==> job 5904 <==
## CPU
module CPU(
    input               clk         ,
    input               rstn        ,
    input               rf_dcp_rd   ,
    input [4:0]         rf_addr     ,
    output reg [31:0]   rf_out      ,
    output [7:0]        imem_addr   ,
    input [31:0]        imem_rdata  ,
    output [7:0]        dmem_addr   ,
    output [31:0]       dmem_wdata  ,
    output              dmem_we     ,
    input [31:0]        dmem_rdata  ,
    output              stop
    );
    reg [31:0]   md          ;
    reg [31:0]   y           ;
    wire [31:0]  pc          ;
    wire [31:0]  npc         ;
    reg [31:0]   imm         ;
    reg [31:0]   ir          ;
    reg [31:0]   a           ;
    reg [31:0]   b           ;
    wire [2:0]   branch      ;
    wire         MemRead     ;
    wire         MemWrite    ;
    wire         MemtoReg    ;
    wire [2:0]   ALUOP       ;
    wire         ALUSrc1     ;
    wire [1:0]   ALUSrc2     ;
    wire         RegWrite    ;
    wire [2:0]   zero        ;
    wire [2:0]   mode        ;
    wire         uors        ;
    wire [2:0]   extmode1    ;
    wire [2:0]   extmode2    ;
    wire [2:0]   extmode2_m  ;
    wire         sp_sign     ;
    wire [31:0]  md_ext      ;
    wire  eflush;
    wire  dstall;
    wire  fstall;
    wire  flush;
    wire [31:0]         a0;
    wire [31:0]         b0;
    wire [31:0]         imm_0;
    reg [31:0]          b_m;
    reg [31:0]           b_m_0;
    reg [31:0] md_n;
    reg [4:0]          rs1;
    reg [4:0]          rs2;
    reg [4:0]          rd;
    reg [4:0]          rd_m;
    reg [4:0]          rd_w;
    reg [31:0]          pc_d;
  ...
==> flow/config.mk <==
export PLATFORM = sky130hd
export DESIGN_NAME = CPU
export DESIGN_NICKNAME = CPU
export VERILOG_FILES = /design/flow/design.v
export SDC_FILE = /design/flow/constraint.sdc
export NUM_CORES = 4
export LEC_CHECK = 0
export CAP_MARGIN = 20
export CORE_MARGIN = 2
export CORE_UTILIZATION = 67
export CTS_CLUSTER_DIAMETER = 27
export CTS_CLUSTER_SIZE = 14
export MAX_ROUTING_LAYER = met4
export SETUP_SLACK_MARGIN = -0.39
export SLEW_MARGIN = 20
==> flow/constraint.sdc <==
create_clock -name core_clock -period 6.87 [get_ports {clk}]
set_input_delay 1.3740 -clock core_clock [delete_from_list [all_inputs] [get_ports {clk}]]
set_output_delay 1.3740 -clock core_clock [all_outputs]
set_load 0.01 [all_outputs]
run.sh (not shown) runs the stock make flow with config.mk's settings and CLKGATE_MAP_FILE=.
==> inputs of job 7912, as changes to job 5904 <==
--- a/flow/config.mk
+++ b/flow/config.mk
@@ -9,7 +9,4 @@
 export CORE_MARGIN = 2
-export CORE_UTILIZATION = 67
-export CTS_CLUSTER_DIAMETER = 27
-export CTS_CLUSTER_SIZE = 14
-export MAX_ROUTING_LAYER = met4
-export SETUP_SLACK_MARGIN = -0.39
+export CORE_UTILIZATION = 57
+export SETUP_SLACK_MARGIN = 1.82
 export SLEW_MARGIN = 20
==> inputs of job 4254, as changes to job 5904 <==
==> flow/config.mk (replaced) <==
export PLATFORM = sky130hd
export DESIGN_NAME = CPU
export DESIGN_NICKNAME = CPU
export VERILOG_FILES = /design/flow/design.v
export SDC_FILE = /design/flow/constraint.sdc
export NUM_CORES = 4
export LEC_CHECK = 0
export ABC_AREA = 1
export CAP_MARGIN = 20
export CORE_ASPECT_RATIO = 1.55
export CORE_MARGIN = 2
export CORE_UTILIZATION = 40
export GPL_TIMING_DRIVEN = 0
export HOLD_SLACK_MARGIN = 0.16
export MAX_ROUTING_LAYER = met4
export MIN_ROUTING_LAYER = met2
export PLACE_DENSITY_LB_ADDON = 0.16
export SLEW_MARGIN = 20
export TNS_END_PERCENT = 95
==> flow/constraint.sdc (replaced) <==
create_clock -name core_clock -period 10.5 [get_ports {clk}]
set_input_delay 2.1000 -clock core_clock [delete_from_list [all_inputs] [get_ports {clk}]]
set_output_delay 2.1000 -clock core_clock [all_outputs]
set_load 0.01 [all_outputs]
==> summary of the runs <==
- Job 5904 stopped in global routing, error GRT-0116. Job 7912 finished with negative setup slack left. Job 4254 did not get past global routing with GRT-0116.
- Of job 4254 and job 5904, job 4254 has the higher synthesized cell count (gap about 30%, measured against job 5904).
- Die size, highest first: job 4254, job 7912, job 5904.
- Area after synthesis is the same in job 5904 and job 7912.

========
==> run a: inputs <==
CPU again, from the RTL that the note above started with.
==> flow/config.mk <==
export PLATFORM = sky130hd
export DESIGN_NAME = CPU
export DESIGN_NICKNAME = CPU
export VERILOG_FILES = /design/flow/design.v
export SDC_FILE = /design/flow/constraint.sdc
export NUM_CORES = 4
export LEC_CHECK = 0
export CAP_MARGIN = 20
export CORE_MARGIN = 2
export CORE_UTILIZATION = 72
export CTS_CLUSTER_SIZE = 31
export PLACE_DENSITY_LB_ADDON = 0.0
export SETUP_SLACK_MARGIN = 1.51
export SLEW_MARGIN = 20
==> flow/constraint.sdc <==
create_clock -name core_clock -period 5.92 [get_ports {clk}]
set_input_delay 1.1840 -clock core_clock [delete_from_list [all_inputs] [get_ports {clk}]]
set_output_delay 1.1840 -clock core_clock [all_outputs]
set_load 0.01 [all_outputs]
==> run b (differences from run a) <==
==> flow/config.mk (replaced) <==
export PLATFORM = sky130hd
export DESIGN_NAME = CPU
export DESIGN_NICKNAME = CPU
export VERILOG_FILES = /design/flow/design.v
export SDC_FILE = /design/flow/constraint.sdc
export NUM_CORES = 4
export LEC_CHECK = 0
export CAP_MARGIN = 20
export CORE_MARGIN = 2
export CORE_UTILIZATION = 57
export SETUP_SLACK_MARGIN = 1.68
export SLEW_MARGIN = 20
==> flow/constraint.sdc (replaced) <==
create_clock -name core_clock -period 7.05 [get_ports {clk}]
set_input_delay 1.4100 -clock core_clock [delete_from_list [all_inputs] [get_ports {clk}]]
set_output_delay 1.4100 -clock core_clock [all_outputs]
set_load 0.01 [all_outputs]
==> run c (differences from run a) <==
==> flow/config.mk (replaced) <==
export PLATFORM = sky130hd
export DESIGN_NAME = CPU
export DESIGN_NICKNAME = CPU
export VERILOG_FILES = /design/flow/design.v
export SDC_FILE = /design/flow/constraint.sdc
export NUM_CORES = 4
export LEC_CHECK = 0
export CAP_MARGIN = 20
export CORE_MARGIN = 2
export CORE_UTILIZATION = 23
export CTS_CLUSTER_SIZE = 59
export SLEW_MARGIN = 25
==> flow/constraint.sdc (replaced) <==
create_clock -name core_clock -period 10.5 [get_ports {clk}]
set_input_delay 2.1000 -clock core_clock [delete_from_list [all_inputs] [get_ports {clk}]]
set_output_delay 2.1000 -clock core_clock [all_outputs]
set_load 0.01 [all_outputs]
==> run d (differences from run a) <==
==> flow/config.mk (replaced) <==
export PLATFORM = sky130hd
export DESIGN_NAME = CPU
export DESIGN_NICKNAME = CPU
export VERILOG_FILES = /design/flow/design.v
export SDC_FILE = /design/flow/constraint.sdc
export NUM_CORES = 4
export LEC_CHECK = 0
export CAP_MARGIN = 20
export CORE_MARGIN = 2
export CORE_UTILIZATION = 40
export SLEW_MARGIN = 20
==> flow/constraint.sdc (replaced) <==
create_clock -name core_clock -period 10.5 [get_ports {clk}]
set_input_delay 2.1000 -clock core_clock [delete_from_list [all_inputs] [get_ports {clk}]]
set_output_delay 2.1000 -clock core_clock [all_outputs]
set_load 0.01 [all_outputs]
==> comparison table <==
Result of the run: run c no timing/DRC/antenna violations; run a did not finish; run b complete, but fails checks; run d no timing/DRC/antenna violations
Stage where the flow stopped: run c -; run a 5_1_grt; run b -; run d -
Reasons for failing layout checks: run c -; run a -; run b negative setup slack; run d -
Count of vias placed by the detailed router: run c 63742; run a -; run b 69882; run d 64133
Worst IR drop on VDD: run c 0.180 mV; run a -; run b 0.274 mV; run d 0.137 mV
Comb area share: run c 0.387; run a -; run b 0.392; run d 0.397
Total Die Area: run c 343000 um^2; run a 111000 um^2; run b 140000 um^2; run d 198000 um^2
Number of non-clock inverters: run c 141; run a -; run b 141; run d 141
Latest clock arrival within the worst-skew pair: run c 0.89 ns; run a -; run b 0.83 ns; run d 0.83 ns
Hold path startpoint: run c controller.stop_state; run a -; run b controller.stop_state; run d controller.stop_state
Buf+Inv Stages, Crit Path: run c 2; run a -; run b 7; run d 4
Hold Violations, Final: run c 0; run a -; run b 0; run d 0
Final instance area: run c 90400 um^2; run a -; run b 93300 um^2; run d 87900 um^2
Crit path capture: run c ir[1]; run a -; run b pc_e[29]; run d b[11]
Crit path depth: run c 28; run a -; run b 32; run d 31
Flop count: run c 1504; run a -; run b 1504; run d 1504
Cell at the slowest stage of the critical path: run c nor4_2; run a -; run b or4b_4; run d nor3_1
Cell with the most instances on the worst path: run c -; run a -; run b buf_6; run d nand4_1
Post-CTS resize count: run c 0; run a 186; run b 170; run d 0
Number of setup violations in the final report: run c 0; run a -; run b 338; run d 0
Area taken by flip-flops and latches: run c 40400 um^2; run a -; run b 40400 um^2; run d 40400 um^2
TritonCTS buffer count: run c 166; run a 149; run b 158; run d 166
Relative area change from synthesis to final layout: run c 16.1%; run a -; run b 19.9%; run d 13.0%
Highest Signal Layer: run c met5; run a -; run b met5; run d met5
Routed length on met1: run c 123000 um; run a -; run b 116000 um; run d 125000 um
Buffering overhead: run c 0.0376; run a -; run b 0.0910; run d 0.0396
Final worst-path setup slack: run c 0.593 ns; run a -; run b -0.608 ns; run d 0.552 ns

========
==> wip/yarrow <==
Starting RTL as in the previous note.
Design CPU, start of the top module:
module CPU(
    input               clk         ,
    input               rstn        ,
    input               rf_dcp_rd   ,
    input [4:0]         rf_addr     ,
    output reg [31:0]   rf_out      ,
    output [7:0]        imem_addr   ,
    input [31:0]        imem_rdata  ,
    output [7:0]        dmem_addr   ,
    output [31:0]       dmem_wdata  ,
    output              dmem_we     ,
    input [31:0]        dmem_rdata  ,
    output              stop
    );
Settings: LEC_CHECK=0, ABC_AREA=1, CAP_MARGIN=0, CORE_MARGIN=2, CORE_UTILIZATION=72, CTS_CLUSTER_DIAMETER=319, CTS_CLUSTER_SIZE=14, PLACE_DENSITY_LB_ADDON=0.06, SETUP_SLACK_MARGIN=1.17, SLEW_MARGIN=20; clock period 4.11 ns.
==> inputs of wip/quartz, as changes to wip/yarrow <==
Settings changed: ABC_AREA 1 to 0, CAP_MARGIN 0 to 20, CORE_MARGIN 2 to 5, CORE_UTILIZATION 72 to 55, CTS_CLUSTER_DIAMETER 319 to default, CTS_CLUSTER_SIZE 14 to default, PLACE_DENSITY_LB_ADDON 0.06 to 0.07, SETUP_SLACK_MARGIN 1.17 to -0.82, SLEW_MARGIN 20 to 15.
==> flow/constraint.sdc (replaced) <==
create_clock -name core_clock -period 15.8 [get_ports {clk}]
set_input_delay 3.1600 -clock core_clock [delete_from_list [all_inputs] [get_ports {clk}]]
set_output_delay 3.1600 -clock core_clock [all_outputs]
set_load 0.01 [all_outputs]
==> inputs of wip/harbor, as changes to wip/yarrow <==
Settings changed: ABC_AREA 1 to default, CAP_MARGIN 0 to 20, CORE_UTILIZATION 72 to 40, CTS_CLUSTER_DIAMETER 319 to default, CTS_CLUSTER_SIZE 14 to default, PLACE_DENSITY_LB_ADDON 0.06 to default, SETUP_SLACK_MARGIN 1.17 to 1.66.
==> flow/constraint.sdc (replaced) <==
create_clock -name core_clock -period 10.2 [get_ports {clk}]
set_input_delay 2.0400 -clock core_clock [delete_from_list [all_inputs] [get_ports {clk}]]
set_output_delay 2.0400 -clock core_clock [all_outputs]
set_load 0.01 [all_outputs]
==> qor.csv <==
metric,value,unit
Max-area cell share,39.51,%
gr ovfl total,0,
status,no timing/DRC/antenna violations,
Die W,386.2,um
Post-Synth Adder-Cell Area,2.437,%
gr usage total,41.53,%
H-tree depth,4,
Post-Synth XOR/XNOR Area,1.125,%
The numbers above come from wip/quartz.

==> qor.csv <==
metric,value,unit
Max-area cell share,39.51,%
gr usage total,32.61,%
post-layout util,45.93,%
Synth top cells by count,"1406 x nand2_1, 1024 x edfxtp_1, 554 x nand3_1",
status,no timing/DRC/antenna violations,
Die W,445.1,um
Area growth syn-to-layout,13.87,%
H-tree depth,4,
Post-Synth Adder-Cell Area,2.437,%
gr ovfl total,0,
The numbers above come from wip/harbor.

==> qor.csv <==
metric,value,unit
Post-Synth Adder-Cell Area,2.417,%
status,stopped before the end,
gr usage total,68.79,%
gr ovfl total,153,
Post-Synth XOR/XNOR Area,0.8369,%
H-tree depth,3,
Clock Sinks,1504,
Exit stage,global routing,
detailed-placement wirelength estimate,201300,um
Yosys Chip Area,78490,um2
Error,[ERROR GRT-0232] Routing congestion too high. Check the congestion heatmap in the GUI.,
Die W,334.2,um
register share after synthesis,51.42,%
The numbers above come from wip/yarrow.


========
==> run D: inputs <==
CPU again, from the RTL that the note above started with.
clock: 7.05 ns
lec_check: 0
abc_area: 1
cap_margin: 0
core_aspect_ratio: 1.13
core_margin: 8
core_utilization: 51
cts_cluster_diameter: 88
cts_cluster_size: 98
gpl_timing_driven: 0
min_routing_layer: met2
place_density_lb_addon: 0.03
setup_slack_margin: 0.23
slew_margin: 20
==> run K (differences from run D) <==
Settings changed: ABC_AREA 1 to unset, CAP_MARGIN 0 to 20, CORE_ASPECT_RATIO 1.13 to unset, CORE_MARGIN 8 to 2, CORE_UTILIZATION 51 to 66, CTS_CLUSTER_DIAMETER 88 to 28, CTS_CLUSTER_SIZE 98 to 41, GPL_TIMING_DRIVEN 0 to unset, MIN_ROUTING_LAYER met2 to unset, PLACE_DENSITY_LB_ADDON 0.03 to unset, SETUP_SLACK_MARGIN 0.23 to 1.68, TNS_END_PERCENT set to 5.
==> flow/constraint.sdc (replaced) <==
create_clock -name core_clock -period 8.39 [get_ports {clk}]
set_input_delay 1.6780 -clock core_clock [delete_from_list [all_inputs] [get_ports {clk}]]
set_output_delay 1.6780 -clock core_clock [all_outputs]
set_load 0.01 [all_outputs]
==> run Z (differences from run D) <==
Settings changed: ABC_AREA 1 to 0, CAP_MARGIN 0 to 20, CORE_ASPECT_RATIO 1.13 to unset, CORE_MARGIN 8 to 2, CORE_UTILIZATION 51 to 58, CTS_CLUSTER_DIAMETER 88 to unset, CTS_CLUSTER_SIZE 98 to unset, GPL_TIMING_DRIVEN 0 to unset, MIN_ROUTING_LAYER met2 to unset, PLACE_DENSITY_LB_ADDON 0.03 to unset, SETUP_SLACK_MARGIN 0.23 to 0.84, SLEW_MARGIN 20 to 15.
==> flow/constraint.sdc (replaced) <==
create_clock -name core_clock -period 5.78 [get_ports {clk}]
set_input_delay 1.1560 -clock core_clock [delete_from_list [all_inputs] [get_ports {clk}]]
set_output_delay 1.1560 -clock core_clock [all_outputs]
set_load 0.01 [all_outputs]
==> qor summary <==
quantity                                                               run D                     run Z           run K
Status                                                        did not finish  finished with violations  did not finish
Failing step                                                         5_1_grt                         -         5_1_grt
Reasons for failing layout checks                                          -              setup timing               -
Routability cong.                                                       1.34                      1.10            1.09
Worst-case setup slack after placement                              -3.11 ns                  -1.80 ns        0.377 ns
XOR/XNOR share of the synthesized area                                0.837%                     1.13%           1.13%
Area fraction in full adders, half adders and majority gates           2.42%                     2.44%           2.44%
Cell area after synthesis                                          78500 µm²                 77800 µm²       77800 µm²
Site row count                                                           153                       134             125
Chip Height                                                           433 µm                    370 µm          347 µm
Multiplexer share                                                         0%                     10.3%           10.3%
Floorplan die width                                                   385 µm                    370 µm          347 µm
Placed Cells                                                           11800                      9435            8648
Yosys stat cell total                                                   9447                      7300            7300
H-tree lvl count                                                           2                         4               5
Count of distinct cell types in the synthesized netlist                   63                       112             112
Seq/Total Area, Yosys                                                  51.4%                     51.9%           51.9%
Number of buffers created by CTS                                          52                       155             306
Average cell area after synthesis                                   8.31 µm²                  10.7 µm²        10.7 µm²
Area fraction in and, or, nand and nor cells                           21.0%                     17.4%           17.4%
Share of Yosys cell area claimed by the top area cell type             39.2%                     39.5%           39.5%
Area of the core region                                           153000 µm²                133000 µm²      117000 µm²
Cell resize tally after clock tree synthesis                             535                        88             196
Area of the chip                                                  167000 µm²                137000 µm²      121000 µm²
Chip Area, Yosys                                                   78500 µm²                 77800 µm²       77800 µm²
FP Core Util                                                           51.2%                     58.4%           66.8%
Maximum count of clock buffers along a single path                         3                         3               4
Placed cell area                                                   84600 µm²                 86900 µm²       81700 µm²
Power is estimated from default activity; no workload was simulated.
